==> flow/design.v (excerpt) <==
module TCAM_TOP (
        input                   CLK
       ,input                   RESET
       ,input                   SEARCH
       ,input                   SETTING
       ,input   [DATA_BITS-1:0] KEY
       ,input   [IDWID-1:0]     SETTING_ID
       ,input   [MASKWID-1:0]   SETTING_MASKID
       ,input   [IDWID-1:0]     SETTING_PRIORITY
       ,output  [IDWID-1:0]     RULEID
       ,output                  SETTING_COMPLETE
       ,output                  SEARCH_COMPLETE
       ,output                  MISMATCH
       ,input                     DDR3_AVL_INIT
       ,input   [SDRAM_DATA-1:0]  DDR3_AVL_READDATA
       ,input                     DDR3_AVL_WAITREQUEST
       ,input                     DDR3_AVL_READDATAVALID
       ,output                    DDR3_AVL_READ
       ,output                    DDR3_AVL_WRITE
       ,output  [SDRAM_ADDR-1:0]  DDR3_AVL_ADDRESS
       ,output  [SDRAM_DATA-1:0]  DDR3_AVL_WRITEDATA
       ,output                    DDR3_AVL_BURSTCOUNT
       ,output                    DDR3_AVL_INITCOMPLETE
	);
    parameter   DATA_BITS = 128;  
    parameter   FRAGMENTS = 8;	 
    parameter   FRAG_BITS = 3;	 
    parameter   IDWID     = 16;   
    parameter   MASKWID   = 18;
    parameter   SDRAM_ADDR = 19;
    parameter   SDRAM_DATA = 256;
    localparam  FRAG_WID  = (DATA_BITS/FRAGMENTS);
    localparam  ADDR_WID  = FRAG_BITS+FRAG_WID;
    localparam  PRIOWID   = IDWID;
    localparam  KWID      = DATA_BITS;
  ...
export LEC_CHECK = 0
export CAP_MARGIN = 20
export CORE_MARGIN = 2
export CORE_UTILIZATION = 72
export CTS_CLUSTER_SIZE = 70
export PLACE_DENSITY_LB_ADDON = 0.0
export SETUP_SLACK_MARGIN = 1.42
export SLEW_MARGIN = 20
create_clock -name core_clock -period 5.35 [get_ports {CLK}]
run.sh (not shown) runs the stock make flow with config.mk's settings and CLKGATE_MAP_FILE=.
The starting point passed the timing, design-rule and antenna checks.
Then changed:
- CTS_CLUSTER_DIAMETER: unset -> 119
- CTS_CLUSTER_SIZE: 70 -> 10
- SETUP_SLACK_MARGIN: 1.42 -> 0.89
- clock period: 5.35 -> 3.12 ns (I/O delays scaled with it)
=>
- Now the flow finished with antenna violations left
- wire length climbs by a few percent
- sequential share of layout area drops by 0.56 points
- first-iteration DRC count climbs slightly
- cell area climbs slightly
- total power climbs by well over a third
- combinational power climbs by well over a third
Then changed:
- CTS_CLUSTER_DIAMETER: 119 -> 64
- PLACE_DENSITY_LB_ADDON: 0.0 -> unset
- SETUP_SLACK_MARGIN: 0.89 -> 0.92
- SLEW_MARGIN: 20 -> 40
Result:
- Now the flow went through all stages and came out clean
- cell area stays flat
- maximum frequency goes up by 2.3%
- routed wire length goes down by 0.48%
- clock skew goes down by 25 ps
Then changed:
- ABC_AREA: unset -> 0
- CTS_CLUSTER_DIAMETER: 64 -> unset
- CTS_CLUSTER_SIZE: 10 -> 22
- GPL_ROUTABILITY_DRIVEN: unset -> 1
- MAX_ROUTING_LAYER: unset -> met4
- SETUP_SLACK_MARGIN: 0.92 -> 0.93
- SLEW_MARGIN: 40 -> 20
=> Die size is unchanged; cell count decreases by about 0.7%; setup slack is worse by 12 ps; area after synthesis is unchanged; routed wire length came out higher by about 0.65%; non-clock buffer count increases by 36.


Starting RTL as in the previous note.
Settings: LEC_CHECK=0, CAP_MARGIN=35, CORE_MARGIN=2, CORE_UTILIZATION=72, CTS_CLUSTER_DIAMETER=204, CTS_CLUSTER_SIZE=14, PLACE_DENSITY_LB_ADDON=0.08, SETUP_SLACK_MARGIN=0.93, SLEW_MARGIN=15; clock period 3.14 ns.
The starting point went through all stages and came out clean.
Change:
- CAP_MARGIN: 35 -> 20
- CORE_UTILIZATION: 72 -> 67
- CTS_CLUSTER_SIZE: 14 -> unset
- PLACE_DENSITY_LB_ADDON: 0.08 -> unset
- SETUP_SLACK_MARGIN: 0.93 -> unset
- SLEW_MARGIN: 15 -> 20
- clock period: 3.14 -> 6.75 ns (I/O delays scaled with it)
What happened: The new run passed the timing, design-rule and antenna checks. Cell count grows by 1.1%. Total power decreases by 50%. Non-clock buffer count falls by 110. Wire length drops by about 5%. Final area is higher by 1.0%.
Change:
- CORE_UTILIZATION: 67 -> 40
- CTS_CLUSTER_DIAMETER: 204 -> unset
- clock period: 6.75 -> 10.0 ns (I/O delays scaled with it)
Setup slack improves by 1.9 ns. Total power went down by a quarter to a third. Core utilization went down by 31 points.
Change:
- SETUP_SLACK_MARGIN: unset -> 0.73
- clock period: 10.0 -> 5.62 ns (I/O delays scaled with it)
Effect:
- The new run passed the timing, design-rule and antenna checks
- routed wire length came out higher by 0.48%
- clock power came out higher by 78%
- setup slack gets worse by 2.7 ns
- register-to-register slack gets worse by 3.9 ns
- area after synthesis stays the same


## wip/lagoon
Starting RTL as in the previous note.
Settings: LEC_CHECK=0, ABC_AREA=0, CAP_MARGIN=35, CORE_MARGIN=2, CORE_UTILIZATION=72, CTS_CLUSTER_DIAMETER=100, CTS_CLUSTER_SIZE=14, GPL_ROUTABILITY_DRIVEN=1, MAX_ROUTING_LAYER=met5, PLACE_DENSITY_LB_ADDON=0.08, SETUP_SLACK_MARGIN=0.93, SLEW_MARGIN=20; clock period 3.12 ns.
Both conditions hold for wip/lagoon: the flow ran to the end and the final layout passed the timing, design-rule and antenna checks.
Edits applied to the flow inputs when going from wip/lagoon to wip/juniper:
--- a/flow/config.mk
+++ b/flow/config.mk
@@ -8,2 +8 @@
-export ABC_AREA = 0
-export CAP_MARGIN = 35
+export CAP_MARGIN = 5
@@ -12,5 +11 @@
-export CTS_CLUSTER_DIAMETER = 100
-export CTS_CLUSTER_SIZE = 14
-export GPL_ROUTABILITY_DRIVEN = 1
-export MAX_ROUTING_LAYER = met5
-export PLACE_DENSITY_LB_ADDON = 0.08
+export CTS_CLUSTER_SIZE = 17
@@ -18 +13 @@
-export SLEW_MARGIN = 20
+export SLEW_MARGIN = 15
- wip/lagoon reached the end of the flow, and the finished layout is clean on the timing, design-rule and antenna checks.
- wip/juniper has completed all stages; timing, DRC and antenna checks passed.
- From wip/lagoon to wip/juniper the numbers moved as follows: final cell count without fillers higher, standard cell area after detailed placement roughly the same, sequential standard cell area roughly the same.
- Going from wip/lagoon to wip/juniper, final critical-path required period went down by 0.0071 ns, combinational cell fraction of total power lost 0.3 points, total power grew by 7.9%.
- Going from wip/lagoon to wip/juniper, wire length higher; maximum achievable frequency rose by 0.31%; critical path depth closely matched the old numbers.
Edits applied to the flow inputs when going from wip/juniper to wip/violet:
--- a/flow/config.mk
+++ b/flow/config.mk
@@ -8 +8,2 @@
-export CAP_MARGIN = 5
+export ABC_AREA = 1
+export CAP_MARGIN = 20
@@ -11,3 +12,4 @@
-export CTS_CLUSTER_SIZE = 17
-export SETUP_SLACK_MARGIN = 0.93
-export SLEW_MARGIN = 15
+export CTS_CLUSTER_DIAMETER = 358
+export CTS_CLUSTER_SIZE = 10
+export SETUP_SLACK_MARGIN = 0.92
+export SLEW_MARGIN = 20
==> comparison <==
- Between wip/juniper and wip/violet, wire length reported by the detailed router is higher for wip/violet, wip/juniper comes in under that.
- wip/violet vs wip/juniper — worst reg-to-reg path cell count dropped 2.
- wip/violet: share of cell area taken by muxes after synthesis 14 points below wip/juniper
Power is estimated from default activity; no workload was simulated.
